==> inputs of run a <==
==> flow/design.v (excerpt) <==
module system
  #(parameter WIDTH = 24)
   (input aclk,
    input aresetn,
    input [WIDTH-1:0] s_axis_tdata,
    input s_axis_tvalid,
    output s_axis_tready,
    input s_axis_tlast,
    input [3:0] s_axis_tuser,
    output [2*WIDTH-1:0] m_axis_tdata,
    output m_axis_tvalid,
    input m_axis_tready,
    output m_axis_tlast,
    output [3:0] m_axis_tuser);
Settings: LEC_CHECK=0, CAP_MARGIN=20, CORE_MARGIN=2, CORE_UTILIZATION=56, CTS_CLUSTER_DIAMETER=287, CTS_CLUSTER_SIZE=87, PLACE_DENSITY=0.35, SLEW_MARGIN=20, TNS_END_PERCENT=15; clock period 4.0 ns.
run.sh (not shown) runs the stock make flow with config.mk's settings and CLKGATE_MAP_FILE=.
==> run b (differences from run a) <==
Settings changed: CORE_UTILIZATION 56 to 40, CTS_CLUSTER_DIAMETER 287 to not set, CTS_CLUSTER_SIZE 87 to not set, PLACE_DENSITY 0.35 to not set, SETUP_SLACK_MARGIN set to 0.32, TNS_END_PERCENT 15 to not set.
==> flow/constraint.sdc (replaced) <==
create_clock -name core_clock -period 2.78 [get_ports {aclk}]
set_input_delay 0.5560 -clock core_clock [delete_from_list [all_inputs] [get_ports {aclk}]]
set_output_delay 0.5560 -clock core_clock [all_outputs]
set_load 0.01 [all_outputs]
==> results <==
	run b	run a
Vias in the first global route	4,671	4,543
Combinational cell fraction of total power	34.0%	35.8%
Core Util, Final	49.5%	67.7%
Clk latency late pin	350 ps	380 ps
Detailed Route WL	16.4 mm	15.7 mm
Number of placed cells counting well taps	829	775
Chip Height	127 µm	108 µm
Clock buffer instance count of the final layout	9	11
Run status	complete, no violations	complete, no violations
Total via count after detailed routing	4,701	4,658
Placeable core region	14,600 µm²	10,400 µm²
Post-route clock period utilization	82.6%	69.5%
Worst hold margin	457 ps	458 ps
Clk pwr share	29.0%	24.1%
Proportion of cell area spent on the clock network	4.05%	2.91%
Tally of filler cells in the layout	1,343	834
Endpoint arrival time on the critical path	1740 ps	1980 ps
Met3 layer usage reported by global route	3.43%	6.51%
Clock edge transition at the registers on the reported setup and hold paths	60 ps	90 ps
Startpoint of the most critical register-to-register path	scrambler_i.m_axis_tdata[9]	scrambler_i.m_axis_tdata[14]
Worst IR Drop VDD	0.249 mV	0.320 mV
Post-route insts no fill	845	791

* * *

==> job 591 <==
==> flow/design.v <==
`timescale 1ns / 1ps
module scrambler
 #(parameter WIDTH = 32,
   parameter SEED = 7'b1111111)
  (input aclk,
   input aresetn,
   input [WIDTH-1:0] s_axis_tdata,
   input [3:0] s_axis_tuser,
   input s_axis_tvalid,
   output s_axis_tready,
   input s_axis_tlast,
   output reg [WIDTH-1:0] m_axis_tdata,
   output reg [3:0] m_axis_tuser,
   output reg m_axis_tvalid,
   input m_axis_tready,
   output reg m_axis_tlast);
  localparam TAIL_MASK = {{7{1'b0}}, {(WIDTH-7){1'b1}}};
  wire axis_tready_int = m_axis_tready;
  assign s_axis_tready = axis_tready_int;
  wire m_handshake = m_axis_tvalid && axis_tready_int;
  wire s_handshake = s_axis_tvalid && axis_tready_int;
  reg [6:0] lfsr;
  wire [WIDTH-1:0] fb;
  genvar i;
  generate
    for (i = 0; i < WIDTH; i = i + 1) begin : gen_feedback
      if (i < 4)
        assign fb[i] = lfsr[i+3] ^ lfsr[i];
      else if (i < 7)
        assign fb[i] = lfsr[i] ^ fb[i-4];
      else
        assign fb[i] = fb[i-7] ^ fb[i-4];
    end
  endgenerate
  always @(posedge aclk)
    if (~aresetn) begin
      m_axis_tdata <= {WIDTH{1'b0}};
      m_axis_tuser <= 4'h0;
      m_axis_tlast <= 1'b0;
      m_axis_tvalid <= 1'b0;
    end
    else if (s_handshake) begin
      if (s_axis_tlast)
        m_axis_tdata <= (s_axis_tdata ^ fb) & TAIL_MASK;
      else
        m_axis_tdata <= s_axis_tdata ^ fb;
      m_axis_tuser <= s_axis_tuser;
      m_axis_tlast <= s_axis_tlast;
      m_axis_tvalid <= 1'b1;
    end
    else if (m_handshake)
      m_axis_tvalid <= 1'b0;
  always @(posedge aclk)
    if (~aresetn)
      lfsr <= SEED;
    else if (s_handshake)
      lfsr <= fb[WIDTH-1:WIDTH-7];
endmodule
`timescale 1ns / 1ps
module encoder
 #(parameter WIDTH = 24)
  (input aclk,
   input aresetn,
   input [WIDTH-1:0] s_axis_tdata,
   input [3:0] s_axis_tuser,
   input s_axis_tvalid,
   output s_axis_tready,
   input s_axis_tlast,
   output reg [2*WIDTH-1:0] m_axis_tdata,
   output reg [3:0] m_axis_tuser,
   output reg m_axis_tvalid,
   input m_axis_tready,
   output reg m_axis_tlast);
  localparam HISTSIZE = 6;
  wire axis_tready_int = m_axis_tready;
  assign s_axis_tready = axis_tready_int;
  wire m_handshake = m_axis_tvalid && axis_tready_int;
  wire s_handshake = s_axis_tvalid && axis_tready_int;
  reg [2*WIDTH-1:0] m_axis_tdata_int;
  wire [WIDTH-1:0] g0;
  wire [WIDTH-1:0] g1;
  wire [2*WIDTH-1:0] hr;
  wire [2*WIDTH-1:0] tfr;
  wire [2*WIDTH-1:0] ttr;
  reg [HISTSIZE-1:0] history;
  wire [WIDTH+HISTSIZE-1:0] operand = {s_axis_tdata, history};
  genvar i;
  generate
    for (i = 0; i < WIDTH; i = i + 1) begin : gen_poly
      assign g0[i] = operand[i+6] ^ operand[i+4] ^ operand[i+3] ^ operand[i+1] ^ operand[i];
      assign g1[i] = g0[i] ^ operand[i+5] ^ operand[i+1];
    end
    for (i = 0; i < 2*WIDTH-1; i = i + 2) begin : gen_half_rate
      assign hr[i]   = g0[i/2];
      assign hr[i+1] = g1[i/2];
    end
    for (i = 0; i < 3*WIDTH/2-2; i = i + 3) begin : gen_two_thirds
      assign ttr[i]   = g0[2*(i/3)];
      assign ttr[i+1] = g1[2*(i/3)];
      assign ttr[i+2] = g0[2*(i/3)+1];
    end
    for (i = 0; i < 4*WIDTH/3-3; i = i + 4) begin : gen_three_fourths
      assign tfr[i]   = g0[i-i/4];
      assign tfr[i+1] = g1[i-i/4];
      assign tfr[i+2] = g0[i-i/4+1];
      assign tfr[i+3] = g1[i-i/4+2];
    end
  endgenerate
  assign ttr[2*WIDTH-1:3*WIDTH/2] = 0;
  assign tfr[2*WIDTH-1:4*WIDTH/3] = 0;
  always @*
    case (s_axis_tuser)
      4'b1111, 4'b0111, 4'b1011, 4'b0011:
        m_axis_tdata_int = tfr;
      4'b0001:
        m_axis_tdata_int = ttr;
      default:
        m_axis_tdata_int = hr;
    endcase
  always @(posedge aclk)
    if (~aresetn) begin
      m_axis_tdata <= {2*WIDTH{1'b0}};
      m_axis_tuser <= 4'h0;
      m_axis_tlast <= 1'b0;
      m_axis_tvalid <= 1'b0;
    end
    else if (s_handshake) begin
      m_axis_tdata <= m_axis_tdata_int;
      m_axis_tuser <= s_axis_tuser;
      m_axis_tlast <= s_axis_tlast;
      m_axis_tvalid <= 1'b1;
    end
    else if (m_handshake)
      m_axis_tvalid <= 1'b0;
  always @(posedge aclk)
    if (~aresetn)
      history <= {HISTSIZE{1'b0}};
    else if (s_handshake)
      history <= s_axis_tdata[WIDTH-1:WIDTH-HISTSIZE];
endmodule
`timescale 1ns / 1ps
module system
  #(parameter WIDTH = 24)
   (input aclk,
    input aresetn,
    input [WIDTH-1:0] s_axis_tdata,
    input s_axis_tvalid,
    output s_axis_tready,
    input s_axis_tlast,
    input [3:0] s_axis_tuser,
    output [2*WIDTH-1:0] m_axis_tdata,
    output m_axis_tvalid,
    input m_axis_tready,
    output m_axis_tlast,
    output [3:0] m_axis_tuser);
    localparam SEED = 7'b1011101;
    wire [WIDTH-1:0] s2e_tdata;
    wire s2e_tvalid;
    wire s2e_tready;
    wire s2e_tlast;
    wire [3:0] s2e_tuser;
    scrambler #(.WIDTH(WIDTH), .SEED(SEED)) scrambler_i(
        .aclk(aclk),
        .aresetn(aresetn),
        .s_axis_tdata(s_axis_tdata),
        .s_axis_tvalid(s_axis_tvalid),
        .s_axis_tready(s_axis_tready),
        .s_axis_tuser(s_axis_tuser),
        .s_axis_tlast(s_axis_tlast),
        .m_axis_tdata(s2e_tdata),
        .m_axis_tvalid(s2e_tvalid),
        .m_axis_tready(s2e_tready),
        .m_axis_tuser(s2e_tuser),
        .m_axis_tlast(s2e_tlast)
    );
    encoder #(.WIDTH(WIDTH)) encoder_i(
        .aclk(aclk),
        .aresetn(aresetn),
        .s_axis_tdata(s2e_tdata),
        .s_axis_tvalid(s2e_tvalid),
        .s_axis_tready(s2e_tready),
        .s_axis_tuser(s2e_tuser),
        .s_axis_tlast(s2e_tlast),
        .m_axis_tdata(m_axis_tdata),
        .m_axis_tvalid(m_axis_tvalid),
        .m_axis_tready(m_axis_tready),
        .m_axis_tuser(m_axis_tuser),
        .m_axis_tlast(m_axis_tlast)
    );
endmodule
==> flow/run.sh <==
#!/bin/bash
# the make line also repeats each setting of config.mk as NAME=value (left out here)
make -C /OpenROAD-flow-scripts/flow DESIGN_CONFIG=/design/flow/config.mk WORK_HOME=/design/flow/orfs CLKGATE_MAP_FILE= finish
==> flow/config.mk <==
export PLATFORM = sky130hd
export DESIGN_NAME = system
export DESIGN_NICKNAME = system
export VERILOG_FILES = /design/flow/design.v
export SDC_FILE = /design/flow/constraint.sdc
export NUM_CORES = 4
export LEC_CHECK = 0
export CAP_MARGIN = 0
export CORE_ASPECT_RATIO = 0.5
export CORE_MARGIN = 2
export CORE_UTILIZATION = 48
export CTS_CLUSTER_DIAMETER = 209
export CTS_CLUSTER_SIZE = 98
export GPL_TIMING_DRIVEN = 1
export MAX_ROUTING_LAYER = met4
export PLACE_DENSITY = 0.35
export SLEW_MARGIN = 20
export TNS_END_PERCENT = 100
==> flow/constraint.sdc <==
create_clock -name core_clock -period 3.34 [get_ports {aclk}]
set_input_delay 0.6680 -clock core_clock [delete_from_list [all_inputs] [get_ports {aclk}]]
set_output_delay 0.6680 -clock core_clock [all_outputs]
set_load 0.01 [all_outputs]
==> inputs of job 5819, as changes to job 591 <==
- CAP_MARGIN: 0 -> 40
- CORE_UTILIZATION: 48 -> 56
- CTS_CLUSTER_DIAMETER: 209 -> 287
- CTS_CLUSTER_SIZE: 98 -> 87
- GPL_TIMING_DRIVEN: 1 -> default
- MAX_ROUTING_LAYER: met4 -> default
- SETUP_SLACK_MARGIN: default -> 1.05
- TNS_END_PERCENT: 100 -> 15
==> flow/constraint.sdc (replaced) <==
create_clock -name core_clock -period 4.0 [get_ports {aclk}]
set_input_delay 0.8000 -clock core_clock [delete_from_list [all_inputs] [get_ports {aclk}]]
set_output_delay 0.8000 -clock core_clock [all_outputs]
set_load 0.01 [all_outputs]
==> inputs of job 8021, as changes to job 591 <==
- CAP_MARGIN: 0 -> 40
- CORE_ASPECT_RATIO: 0.5 -> default
- CORE_UTILIZATION: 48 -> 66
- CTS_CLUSTER_DIAMETER: 209 -> default
- CTS_CLUSTER_SIZE: 98 -> default
- GPL_TIMING_DRIVEN: 1 -> default
- HOLD_SLACK_MARGIN: default -> 0.3
- MAX_ROUTING_LAYER: met4 -> default
- PLACE_DENSITY: 0.35 -> default
- TNS_END_PERCENT: 100 -> default
==> flow/constraint.sdc (replaced) <==
create_clock -name core_clock -period 1.67 [get_ports {aclk}]
set_input_delay 0.3340 -clock core_clock [delete_from_list [all_inputs] [get_ports {aclk}]]
set_output_delay 0.3340 -clock core_clock [all_outputs]
set_load 0.01 [all_outputs]
==> inputs of job 501, as changes to job 591 <==
- CAP_MARGIN: 0 -> 20
- CORE_ASPECT_RATIO: 0.5 -> default
- CORE_UTILIZATION: 48 -> 70
- CTS_CLUSTER_DIAMETER: 209 -> default
- CTS_CLUSTER_SIZE: 98 -> 40
- GPL_TIMING_DRIVEN: 1 -> default
- MAX_ROUTING_LAYER: met4 -> default
- PLACE_DENSITY: 0.35 -> default
- TNS_END_PERCENT: 100 -> default
==> flow/constraint.sdc (replaced) <==
create_clock -name core_clock -period 1.6 [get_ports {aclk}]
set_input_delay 0.3200 -clock core_clock [delete_from_list [all_inputs] [get_ports {aclk}]]
set_output_delay 0.3200 -clock core_clock [all_outputs]
set_load 0.01 [all_outputs]
==> flow_results.org <==
* Implementation run

** Placed design
- Area after DPL :: 7770 um2
- Weighted congestion at the end of routability-driven global placement :: 0.963
- Placed insts :: 861

** Floorplan
- The chip occupies 9970 um2.
- The share of the core area taken by cells at floorplan is 68.8%.
- Per the OpenROAD floorplan log, the height of the die is 99.8 um.
- Standard-cell rows :: 34
- Die extent in x :: 99.8 um
- Placeable core area :: 8810 um2

** Status
- Error msg :: [ERROR DPL-0038] Utilization greater than 100%, impossible to legalize
- Exit stage :: global routing (5_1_grt)
- Result of the run :: stopped before the end

** Clock network
- After clock tree synthesis, the setup repair step added 7 buffers.
- H-tree Lvls :: 3
- Number of clock buffers inserted by TritonCTS :: 9
- Root buf cell :: clkbuf_8
- No sink is reached through more buffers than the 2 on the longest clock path.
- Clk sink count :: 97

** Synthesis
- Synth cell types :: 50
(the above is from job 8021)
==> flow_results.org <==
* Implementation run

** Status
- Result of the run :: stopped before the end
- Exit stage :: clock tree synthesis (4_1_cts)
- The tool reported: "[ERROR DPL-0038] Utilization greater than 100%, impossible to legalize".

** Placed design
- Placed insts :: 883
- Summing all placed instances gives a cell area of 8000 um2.

** Floorplan
- Row generation in the floorplan step produced 33 rows.
- The region available for standard cell placement spans 8300 um2.
- Effective utilization at floorplan :: 73.0%
- In this run the full chip footprint comes out at 9420 um2.
- Die extent in x :: 97.1 um
(the above is from job 501)
==> flow_results.org <==
#+TITLE: Physical design notes

** Status
- Result of the run :: finished clean

** Power and ir drop
- Worst vdd rail ir drop :: 0.270 mV

** Floorplan
- Per the OpenROAD floorplan log, the width of the die is 151 um.
- The floorplan step defined a core boundary enclosing 10400 um2.
- Effective utilization at floorplan :: 58.4%
- Chip height :: 77.6 um
- The overall die size recorded for this design is 11700 um2.

** Clock network
- The tree is rooted in a clkbuf_16.
- Setup repair bufs after CTS :: 0
- The later pin in the worst-skew pair is clocked with a latency of 360 ps.
- The number of clock buffers added by TritonCTS is 9.
- H-tree Lvls :: 3
- Buffers from clock root to sink, at most :: 2

** Placed design
- The placed instances occupy a cell area of 6860 um2.
- Weighted congestion at the end of routability-driven global placement :: 0.869
- Per the placement report, the placed cell count is 781.

** Synthesis
- The gate-level netlist out of Yosys references 50 unique cell types.
(the above is from job 5819)
==> flow_results.org <==
#+TITLE: Physical design notes

** Clock network
- Looking at the post-CTS report, the setup buffer insertion count equals 0.
- Clock tree synthesis found a total of 97 sinks.
- Buffers inserted during clock tree synthesis total 9.
- In this run the deepest clock path goes through 2 buffers.
- The tree is rooted in a clkbuf_16.
- Looking at the clock tree report, the H-tree level count equals 3.

** Floorplan
- Effective utilization at floorplan :: 50.3%
- Die Area :: 13600 um2
- The total area inside the core boundary comes to 12100 um2.
- The floorplan has 28 rows.
- According to the floorplan report, the die height is 83.5 um.

** Critical path
- Worst endpoint data arrival time :: 1870 ps

** Placed design
- The placement stage leaves a total instance area of 6950 um2.
- Placed insts :: 811
- Weighted congestion at the end of routability-driven global placement :: 0.853

** Status
- The flow ran to the end and the layout has no timing, DRC or antenna violations.
(the above is from job 591)

* * *

==> run Z: inputs <==
RTL: the design.v shown in full above, as it stands there.
Settings: LEC_CHECK=0, CAP_MARGIN=15, CELL_PAD_IN_SITES_DETAIL_PLACEMENT=0, CORE_ASPECT_RATIO=0.71, CORE_MARGIN=2, CORE_UTILIZATION=44, CTS_CLUSTER_DIAMETER=220, CTS_CLUSTER_SIZE=37, HOLD_SLACK_MARGIN=-0.03, MIN_ROUTING_LAYER=met2, PLACE_DENSITY=0.76, SLEW_MARGIN=20, TNS_END_PERCENT=5; clock period 1.68 ns.
==> run E: changes against run Z <==
Settings changed: ABC_AREA from default to 1, CAP_MARGIN 15 to 20, CELL_PAD_IN_SITES_DETAIL_PLACEMENT 0 to default, CORE_ASPECT_RATIO 0.71 to default, CORE_UTILIZATION 44 to 68, CTS_CLUSTER_DIAMETER 220 to default, CTS_CLUSTER_SIZE 37 to 40, HOLD_SLACK_MARGIN -0.03 to 0.29, MIN_ROUTING_LAYER met2 to default, PLACE_DENSITY 0.76 to default, TNS_END_PERCENT 5 to default.
==> flow/constraint.sdc (replaced) <==
create_clock -name core_clock -period 1.58 [get_ports {aclk}]
set_input_delay 0.3160 -clock core_clock [delete_from_list [all_inputs] [get_ports {aclk}]]
set_output_delay 0.3160 -clock core_clock [all_outputs]
set_load 0.01 [all_outputs]
==> run M: changes against run Z <==
Settings changed: CAP_MARGIN 15 to 20, CELL_PAD_IN_SITES_DETAIL_PLACEMENT 0 to default, CORE_ASPECT_RATIO 0.71 to default, CORE_UTILIZATION 44 to 40, CTS_CLUSTER_DIAMETER 220 to default, CTS_CLUSTER_SIZE 37 to default, HOLD_SLACK_MARGIN -0.03 to default, MIN_ROUTING_LAYER met2 to default, PLACE_DENSITY 0.76 to default, TNS_END_PERCENT 5 to default.
==> flow/constraint.sdc (replaced) <==
create_clock -name core_clock -period 4.0 [get_ports {aclk}]
set_input_delay 0.8000 -clock core_clock [delete_from_list [all_inputs] [get_ports {aclk}]]
set_output_delay 0.8000 -clock core_clock [all_outputs]
set_load 0.01 [all_outputs]
==> comparison table <==
metric                                                                             run Z                           run E                    run M
Run status                                                               failed layout checks     stopped before the end  complete, no violations
Failing step                                                                           -  clock tree synthesis (4_1_cts)                        -
Violated checks                                                             setup timing                               -                        -
Critical Path Source                                        scrambler_i.m_axis_tdata[16]                               -            m_axis_tready
Crit start category                                                            flip-flop                               -                input pin
Crit path DRT                                                                    1.90 ns                               -                  3.20 ns
Crit Path Max Fanout                                                                   6                               -                        8
Top-count cell post-synth                                                        dfxtp_1                         nand2_1                  dfxtp_1
Ratio of routed vias to standard cells                                              7.45                               -                     5.64
Path category of the worst min-delay check                        flip-flop to flip-flop                               -   flip-flop to flip-flop
Reg clk slew, reported paths                                                     0.07 ns                               -                  0.07 ns
Netlist area before placement                                               0.00606 mm^2                    0.00615 mm^2             0.00606 mm^2
RePlAce Congestion                                                                 0.954                            1.06                    0.841
GRT met3 Usage                                                                     0.571                               -                   0.0306
Via count of the first global-routing pass                                          8024                               -                     4683
Met1 wire length                                                                    0 um                               -                  7790 um
Met2 Routed Length                                                               9390 um                               -                  7270 um
Filler cell count                                                                   1091                               -                     1362
Largest net degree at the start of global routing                                     40                               -                       63
Number of design rule violations left after detail routing                             0                               -                        0
Number of nets in the final layout                                                   816                               -                      683
Starting Density                                                                   0.446                           0.702                    0.414
Power and IR drop assume default switching activity.
